// HandwashSensor
module HandwashSensor(
    input clk,
    input reset,
    input acceptLeftHandDistance,
    input [15:0] leftHandDistance,
    input acceptLeftHandGain,
    input [7:0] leftHandGain,
    input acceptRightHandDistance,
    input [15:0] rightHandDistance,
    input acceptRightHandGain,
    input [7:0] rightHandGain,
    output waterOn
);
reg [15:0] leftHandDistanceHeld;
 always@(posedge clk)  begin
     if(reset)
         leftHandDistanceHeld <= 0;
     else if(acceptLeftHandDistance)
         leftHandDistanceHeld <= leftHandDistance;
     else
         leftHandDistanceHeld <= leftHandDistanceHeld;
 end
reg [7:0] leftHandGainHeld;
 always@(posedge clk)  begin
     if(reset)
         leftHandGainHeld <= 0;
     else if(acceptLeftHandGain)
         leftHandGainHeld <= leftHandGain;
     else
         leftHandGainHeld <= leftHandGainHeld;
 end
reg [15:0] rightHandDistanceHeld;
 always@(posedge clk)  begin
     if(reset)
         rightHandDistanceHeld <= 0;
     else if(acceptRightHandDistance)
         rightHandDistanceHeld <= rightHandDistance;
     else
         rightHandDistanceHeld <= rightHandDistanceHeld;
 end
reg [7:0] rightHandGainHeld;
 always@(posedge clk)  begin
     if(reset)
         rightHandGainHeld <= 0;
     else if(acceptRightHandGain)
         rightHandGainHeld <= rightHandGain;
     else
         rightHandGainHeld <= rightHandGainHeld;
 end
wire [15:0] leftHand;
 wire [23:0] leftHandDistanceHeld_Mult_leftHandGainHeld;
  ...
Size: about 1100 cells after synthesis, about 80 flip-flops.
Settings: LEC_CHECK=0, CAP_MARGIN=40, CORE_MARGIN=10, CORE_UTILIZATION=40, GPL_ROUTABILITY_DRIVEN=0, HOLD_SLACK_MARGIN=0.29, PLACE_DENSITY=0.53, SETUP_SLACK_MARGIN=1.5, SLEW_MARGIN=20; clock period 7.0 ns.
run.sh (not shown) runs the stock make flow with config.mk's settings and CLKGATE_MAP_FILE=.
The baseline went through all stages and came out clean.
==> next run, changes <==
CORE_ASPECT_RATIO = 1.85   (was default)
MIN_ROUTING_LAYER = met2   (was default)
The changed run passed the timing, DRC and antenna checks. Die area climbs slightly. First-iteration DRC count rises to 5.2 times its value. Setup slack gets worse by 0.014 ns.
==> next run, changes <==
CAP_MARGIN = 25   (was 40)
CELL_PAD_IN_SITES_DETAIL_PLACEMENT = 1   (was default)
CORE_ASPECT_RATIO = 0.84   (was 1.85)
CORE_MARGIN = 2   (was 10)
GPL_ROUTABILITY_DRIVEN = default   (was 0)
HOLD_SLACK_MARGIN = default   (was 0.29)
MIN_ROUTING_LAYER = default   (was met2)
PLACE_DENSITY = default   (was 0.53)
PLACE_DENSITY_LB_ADDON = 0.25   (was default)
SETUP_SLACK_MARGIN = default   (was 1.5)
Die area fell by 18%; synthesized area stays the same; count of clock-buffer cells in the layout shrinks by 3; final cell count increases by 0.40%; routed wire length went up by 3.6%; worst setup slack is worse by 0.090 ns; clock skew rises by 0.0059 ns; synthesized cell count does not change; power climbs by 7.3%; non-clock buffer count shrinks by 1; maximum frequency fell by 1.7%.
==> next run, changes <==
CAP_MARGIN = 20   (was 25)
CELL_PAD_IN_SITES_DETAIL_PLACEMENT = default   (was 1)
CORE_ASPECT_RATIO = default   (was 0.84)
CORE_MARGIN = 10   (was 2)
HOLD_SLACK_MARGIN = 0.29   (was default)
PLACE_DENSITY = 0.53   (was default)
PLACE_DENSITY_LB_ADDON = default   (was 0.25)
Effect: The changed run completed without violations; non-clock buffer count went down by 1; count of clock-buffer cells in the layout went up by 3; utilization went down by 0.23 points; setup slack is better by 0.13 ns; total power went down by 1.4%; cell count barely changes; via count went down by 4.7%; wire length went down by 12%; worst hold slack is worse by 0.049 ns.

HandwashSensor again, from the RTL that the note above started with.
clock: 3.64 ns
lec_check: 0
cap_margin: 30
cell_pad_in_sites_detail_placement: 2
cell_pad_in_sites_global_placement: 2
core_aspect_ratio: 1.68
core_margin: 2
core_utilization: 39
cts_cluster_diameter: 177
cts_cluster_size: 88
gpl_routability_driven: 1
gpl_timing_driven: 0
max_routing_layer: met5
min_routing_layer: met2
slew_margin: 20
tns_end_percent: 20
The first run reached the layout checks and failed them: negative setup slack.
Change:
CAP_MARGIN = 20   (was 30)
CELL_PAD_IN_SITES_DETAIL_PLACEMENT = not set   (was 2)
CELL_PAD_IN_SITES_GLOBAL_PLACEMENT = not set   (was 2)
CORE_ASPECT_RATIO = not set   (was 1.68)
CORE_UTILIZATION = 40   (was 39)
CTS_CLUSTER_DIAMETER = not set   (was 177)
CTS_CLUSTER_SIZE = not set   (was 88)
GPL_ROUTABILITY_DRIVEN = not set   (was 1)
GPL_TIMING_DRIVEN = not set   (was 0)
MAX_ROUTING_LAYER = not set   (was met5)
MIN_ROUTING_LAYER = not set   (was met2)
TNS_END_PERCENT = not set   (was 20)
clock period = 7.0 ns   (was 3.64 ns; I/O delays follow)
What happened: The changed run passed the timing, DRC and antenna checks; power came out lower by 53%; combinational power came out lower by about 65%; design area came out lower by 10%; via count came out lower by about 34%; count of clock-buffer cells in the layout stays the same; area after synthesis stays the same.
No activity file was given, so power comes from the tool's default toggle rates.
